Setup of job 8497:
==> flow/design.v <==
`timescale 1ns/1ps
module SIMD(clk,rst,opcode,funct3,funct7,rd_data1,rd_data2,rd_data3,w_add,immed,instrc_add,wr_add,wr_data );
input clk;   
input rst;   
input [6:0] opcode;  
input [2:0] funct3;  
input [6:0] funct7;  
input [15:0] rd_data1;   
input [15:0] rd_data2;   
input [15:0] rd_data3;   
input [4:0] w_add;   
input [11:0] immed;  
output [6:0]instrc_add;
output [4:0] wr_add;     
output [15:0] wr_data;   
wire [1:0]mode;
reg [12:0]op;
wire [3:0]scr_r;
wire scr;
wire [2:0]op_r;
wire [1:0]mac_hl;
wire [15:0]sig_ex;
wire [6:0]n_instrc_add;
wire [1:0]alu_mode;
wire [12:0]alu_op;
wire alu_scr;
wire signed[15:0]source1;
wire [15:0]data2;
wire signed[15:0]source3;
wire [15:0]exsig_data;
wire signed[15:0]source2;
wire signed[7:0]source1_8_1;
wire signed[7:0]source1_8_2;
wire signed[7:0]source2_8_1;
wire signed[7:0]source2_8_2;
wire signed[7:0]source3_8_1;
wire signed[7:0]source3_8_2;
wire signed[3:0]source1_4_1;
wire signed[3:0]source1_4_2;
wire signed[3:0]source1_4_3;
wire signed[3:0]source1_4_4;
wire signed[3:0]source2_4_1;
wire signed[3:0]source2_4_2;
wire signed[3:0]source2_4_3;
wire signed[3:0]source2_4_4;
wire signed[3:0]source3_4_1;
wire signed[3:0]source3_4_2;
wire signed[3:0]source3_4_3;
wire signed[3:0]source3_4_4;
reg [15:0]result_reg;
reg [31:0]mul_reg;
reg[91:0] pip_reg;
reg [6:0] instrc_add;  
assign scr_r=opcode[3:0];
assign op_r=opcode[6:4];
assign mac_hl=funct7[1:0];
always @(posedge clk)
    begin
        if(!rst)
            instrc_add<=0;
        else
            instrc_add<=n_instrc_add;
    end
assign mode=(funct3==3'b001)? 2'b01:
            (funct3==3'b010)? 2'b10:
            (funct3==3'b100)? 2'b11:2'b00;
assign scr=(scr_r==4'b0011)? 1:0;
always @ (opcode or funct7 or mac_hl)
    begin
        case (opcode)
            7'b0111011:begin
                            case(funct7)
                                7'b0000000: op=13'b0000_0000_0000_1;  
                                7'b0100000: op=13'b0000_0000_0001_0;  
                                7'b1000001: op=13'b0000_0000_0010_0;  
                                7'b1000010: op=13'b0000_0000_0100_0;  
                                7'b0001000: op=13'b0000_0000_1000_0;  
                                7'b0010000: op=13'b0000_0001_0000_0;  
                                7'b0011000: op=13'b0000_0010_0000_0;  
                                7'b0110000: op=13'b0000_0100_0000_0;  
                                default:op=13'b0000_0000_0000_0;  
                            endcase
                        end
             7'b1001011:begin
                            case(mac_hl)
                                2'b01:op=13'b0000_1000_0000_0;  
                                2'b10:op=13'b0001_0000_0000_0;  
                                default:op=13'b0000_0000_0000_0;  
                            endcase
                        end
             7'b0100011:op=13'b0010_0000_0000_0;  
             7'b1100011:op=13'b0100_0000_0000_0;  
             7'b1010011:op=13'b1000_0000_0000_0;  
             default:op=13'b0000_0000_0000_0;  
        endcase                                   
    end
assign sig_ex={{4{immed[10]}},immed};
assign n_instrc_add=instrc_add+3'b100;
always @(posedge clk)
    begin
        if(!rst)
            pip_reg <=0;
        else
            begin
                pip_reg[1:0]<=mode;  
                pip_reg[14:2]<=op;  
                pip_reg[15]<=scr;  
                pip_reg[31:16]<= rd_data1;  
                pip_reg[47:32]<= rd_data2;  
                pip_reg[63:48]<= rd_data3;  
                pip_reg[68:64]<= w_add;  
                pip_reg[91:76]<= sig_ex; 
            end 
    end
assign alu_mode=pip_reg[1:0];
assign alu_op=pip_reg[14:2];
assign alu_scr=pip_reg[15];
assign source1=pip_reg[31:16];
assign data2=pip_reg[47:32];
assign source3=pip_reg[63:48];
assign wr_add=pip_reg[68:64];
assign exsig_data=pip_reg[91:76];
assign source2=(alu_scr==1'b0)? data2:exsig_data;
assign source1_8_1=source1[7:0];
assign source1_8_2=source1[15:8];
assign source2_8_1=source2[7:0];
assign source2_8_2=source2[15:8];
assign source3_8_1=source3[7:0];
assign source3_8_2=source3[15:8];
assign source1_4_1=source1[3:0];
assign source1_4_2=source1[7:4];
assign source1_4_3=source1[11:8];
assign source1_4_4=source1[15:12];
assign source2_4_1=source2[3:0];
assign source2_4_2=source2[7:4];
assign source2_4_3=source2[11:8];
assign source2_4_4=source2[15:12];
assign source3_4_1=source3[3:0];
assign source3_4_2=source3[7:4];
assign source3_4_3=source3[11:8];
assign source3_4_4=source3[15:12];
always @(alu_op or alu_mode or source1 or source2 or source3 or source1_8_1 or source1_8_2 or 
         source2_8_1 or source2_8_2 or source3_8_1 or source3_8_2 or source1_4_1 or source1_4_2 or
         source1_4_3 or source1_4_4 or source2_4_1 or source2_4_2 or source2_4_3 or source2_4_4 or
         source3_4_1 or source3_4_2 or source3_4_3 or source3_4_3 or source3_4_4)
    begin
        mul_reg=0;
        result_reg=0;
        case(alu_op)
           13'b0000_0000_0000_1:begin
                                    case(alu_mode)
                                        2'b01:result_reg=source1+source2;  
                                        2'b10:result_reg={source1_8_2+source2_8_2,source1_8_1+source2_8_1};  
                                        2'b11:result_reg={source1_4_4+source2_4_4,source1_4_3+source2_4_3,source1_4_2+source2_4_2,source1_4_1+source2_4_1};  
                                        default:result_reg=0;
                                    endcase
                                end
           13'b0000_0000_0001_0:begin
                                    case(alu_mode)
                                        2'b01:result_reg=source1-source2;  
                                        2'b10:result_reg={source1_8_2-source2_8_2,source1_8_1-source2_8_1};  
                                        2'b11:result_reg={source1_4_4-source2_4_4,source1_4_3-source2_4_3,source1_4_2-source2_4_2,source1_4_1-source2_4_1};  
                                        default:result_reg=0;                       
                                    endcase
                                end
           13'b0000_0000_0010_0:begin
                                    case(alu_mode)
                                        2'b01:begin
                                                mul_reg=source1*source2;  
                                                result_reg=mul_reg[15:0];  
                                              end
                                        2'b10:begin
                                                mul_reg[15:0]=source1_8_1*source2_8_1;  
                                                mul_reg[31:16]=source1_8_2*source2_8_2;
                                                result_reg={mul_reg[23:16],mul_reg[7:0]}; 
                                              end
                                        2'b11:begin
                                                mul_reg[7:0]=source1_4_1*source2_4_1;  
                                                mul_reg[15:8]=source1_4_2*source2_4_2;
                                                mul_reg[23:16]=source1_4_3*source2_4_3;
                                                mul_reg[31:24]=source1_4_4*source2_4_4;
                                                result_reg={mul_reg[27:24],mul_reg[19:16],mul_reg[11:8],mul_reg[3:0]}; 
                                              end
                                        default:begin
                                                    result_reg=0;
                                                    mul_reg=0;
                                                end
                                    endcase
                                end
           13'b0000_0000_0100_0:begin
                                    case(alu_mode)
                                        2'b01:begin 
                                                mul_reg=source1*source2;  
                                                result_reg=mul_reg[31:16];  
                                              end
                                        2'b10:begin
                                                mul_reg[15:0]=source1_8_1*source2_8_1;  
                                                mul_reg[31:16]=source1_8_2*source2_8_2;
                                                result_reg={mul_reg[31:24],mul_reg[15:8]}; 
                                              end
                                        2'b11:begin
                                                mul_reg[7:0]=source1_4_1*source2_4_1;  
                                                mul_reg[15:8]=source1_4_2*source2_4_2;
                                                mul_reg[23:16]=source1_4_3*source2_4_3;
                                                mul_reg[31:24]=source1_4_4*source2_4_4;
                                                result_reg={mul_reg[31:28],mul_reg[23:20],mul_reg[15:12],mul_reg[7:4]}; 
                                              end
                                        default:begin
                                                    result_reg=0;
                                                    mul_reg=0;
                                                end
                                    endcase
                                end
           13'b0000_0000_1000_0:result_reg=source1&source2;  
           13'b0000_0001_0000_0:result_reg=source1|source2;  
           13'b0000_0010_0000_0:result_reg=source1^source2;  
           13'b0000_0100_0000_0:result_reg=~source1;  
           13'b0000_1000_0000_0:begin
                                    case(alu_mode)
                                        2'b01:begin
                                                mul_reg=source1*source2+{{16{1'b0}},source3};  
                                                result_reg=mul_reg[15:0];  
                                              end
                                        2'b10:begin
                                                mul_reg[15:0]=source1_8_1*source2_8_1+{{8{1'b0}},source3_8_1};  
                                                mul_reg[31:16]=source1_8_2*source2_8_2+{{8{1'b0}},source3_8_2};
                                                result_reg={mul_reg[23:16],mul_reg[7:0]}; 
                                              end
                                        2'b11:begin
                                                mul_reg[7:0]=source1_4_1*source2_4_1+{{4{1'b0}},source3_4_1};  
                                                mul_reg[15:8]=source1_4_2*source2_4_2+{{4{1'b0}},source3_4_2};
                                                mul_reg[23:16]=source1_4_3*source2_4_3+{{4{1'b0}},source3_4_3};
                                                mul_reg[31:24]=source1_4_4*source2_4_4+{{4{1'b0}},source3_4_4};
                                                result_reg={mul_reg[27:24],mul_reg[19:16],mul_reg[11:8],mul_reg[3:0]}; 
                                              end
                                        default:begin
                                                    result_reg=0;
                                                    mul_reg=0;
                                                end
                                    endcase
                                end
           13'b0001_0000_0000_0:begin
                                    case(alu_mode)
                                        2'b01:begin
                                                mul_reg=source1*source2+{{16{1'b0}},source3};  
                                                result_reg=mul_reg[31:16];  
                                              end
                                        2'b10:begin
                                                mul_reg[15:0]=source1_8_1*source2_8_1+{{8{1'b0}},source3_8_1};  
                                                mul_reg[31:16]=source1_8_2*source2_8_2+{{8{1'b0}},source3_8_2};
                                                result_reg={mul_reg[31:24],mul_reg[15:8]}; 
                                              end
                                        2'b11:begin
                                                mul_reg[7:0]=source1_4_1*source2_4_1+{{4{1'b0}},source3_4_1};  
                                                mul_reg[15:8]=source1_4_2*source2_4_2+{{4{1'b0}},source3_4_2};
                                                mul_reg[23:16]=source1_4_3*source2_4_3+{{4{1'b0}},source3_4_3};
                                                mul_reg[31:24]=source1_4_4*source2_4_4+{{4{1'b0}},source3_4_4};
                                                result_reg={mul_reg[31:28],mul_reg[23:20],mul_reg[15:12],mul_reg[7:4]}; 
                                              end
                                        default:begin
                                                    result_reg=0;
                                                    mul_reg=0;
                                                end                                    
                                    endcase
                                end
           13'b0010_0000_0000_0:result_reg=(source1<<source2);  
           13'b0100_0000_0000_0:result_reg=(source1>>source2);  
           13'b1000_0000_0000_0:result_reg=(source1<<<source2);  
           default:result_reg=0;
        endcase
    end
assign wr_data=result_reg;
endmodule
make LEC_CHECK=0 CAP_MARGIN=20 CORE_MARGIN=2 CORE_UTILIZATION=72 CTS_CLUSTER_SIZE=43 PLACE_DENSITY_LB_ADDON=0.0 SETUP_SLACK_MARGIN=1.35 SLEW_MARGIN=20 finish   # period 11.0 ns
run.sh (not shown) runs the stock make flow with config.mk's settings and CLKGATE_MAP_FILE=.
Run status, job 8497: aborted in global routing (5_1_grt), error GRT-0232
> inputs changed (job 8497 -> job 6987)
Settings: CTS_CLUSTER_SIZE changed from 43 to 95; PLACE_DENSITY_LB_ADDON removed (was 0.0); SETUP_SLACK_MARGIN removed (was 1.35); CORE_UTILIZATION changed from 72 to 52; the clock period (ns, I/O delays scaled along) changed from 11.0 to 9.01.
Findings:
The layout from job 6987, despite a flow that completed every stage, fails the layout checks, with the failing checks listed as setup timing.
Area of the chip: job 6987 vs job 8497 up 38%
Taking job 6987 over job 8497, the y dimension of the die ratio works out to 1.17.
[compare] base=job 8497 new=job 6987: synthesized chip area reported by yosys held; post-synthesis mux area share has remained practically unchanged.
What job 8497 reported for post-CTS repair timing setup buffer count has to be multiplied by 0.41 to get the figure for job 6987.
Relative to job 8497, placement-stage worst setup slack decreased by 0.93 ns in job 6987.
Job 6987 ends up with higher area inside the core boundary than job 8497 does.
Setup changes, job 6987 to job 3259
Settings: CTS_CLUSTER_SIZE removed (was 95); CORE_UTILIZATION changed from 52 to 65; MAX_ROUTING_LAYER newly set to met4.
## What came out
Finished, but not clean: job 3259, with setup timing. Delta (job 3259 minus job 6987): number of well taps decreased 21%; worst hold slack increased by 0.014 ns relative to the old numbers; aggregate routed wire length has increased.
Input-level comparison between job 1045 and job 3259:
Settings: removing MAX_ROUTING_LAYER (formerly met4); changing CORE_UTILIZATION from 65 to 36; changing the clock period (ns, I/O delays scaled along) from 9.01 to 12.4.
==> results <==
- In summary, job 1045 completed successfully, with a layout that passed the timing, design-rule and antenna checks.
- Between job 1045 and job 3259, routed wire length is lower for job 1045, job 3259 comes in above that.
- In the tables for job 1045 and job 3259, width of the die reads lower with job 3259.
- Combinational cell area excluding buffers and inverters, job 1045 vs job 3259: down by a few percent
- Job 1045 gives less effective utilization at floorplan than job 3259 did.
- Going from job 3259 to job 1045, wire length on met1 climbed 5800 µm; post-route fraction of the period consumed by the critical path now sits lower; placed standard-cell area moved down.
- Relative to job 3259, overall power consumption has decreased by 0.0028 W in job 1045.
Modified inputs, job 3922 compared to job 1045
Settings: CORE_UTILIZATION changed from 36 to 40; the clock period (ns, I/O delays scaled along) changed from 12.4 to 11.3.
==> results <==
Status: clock transition at the registers of the reported paths parity (job 3922, job 1045)
Of job 1045 and job 3922, job 1045 shows the higher biggest fanout along the worst timing path, with job 3922 below it.
Per the comparison of job 3922 with job 1045, final worst-path cycle share has increased; placeable core area now sits lower.
Final cell area excluding filler cells delta (job 3922 -> job 1045): insignificant
~same sequential share of layout area in job 1045 and job 3922
Run comparison: job 1045 launch point of the critical path pip_reg[15]; job 3922 launch point of the critical path pip_reg[22]
Job 3922: PASS, flow complete, no timing, DRC or antenna violations
Total power draw of job 3922 exceeds that of job 1045 by more than 10%.
Between job 1045 and job 3922, the difference in area growth from synthesis to layout is negligible.
Relative to job 3922, the following input files were edited for job 6472:
Settings: CTS_CLUSTER_SIZE now 20, previously not set; CORE_UTILIZATION now 58, was 40; PLACE_DENSITY_LB_ADDON now 0.05, previously not set; GPL_TIMING_DRIVEN now 1, previously not set; SETUP_SLACK_MARGIN now 0.7, previously not set.
## What came out
- Job 6472 reached the final stage; the timing, design-rule and antenna checks on its layout passed.
- Taking job 3922 as the reference, in job 6472 proportion of power drawn by the clock network saw an increase, total setup buffers inserted after CTS saw an increase, wire length saw a decrease.
- Job 6472 vs job 3922: combinational share of power down in job 6472
- Compared with job 3922, in job 6472 global-route met1 utilization increased by 17 points relative to the old numbers, worst IR drop on VDD increased by about 34% relative to the old numbers, reported net switching power increased by 3.4% relative to the old numbers, overall power consumption increased by about 5% relative to the old numbers.
Power is estimated from default activity; no workload was simulated.
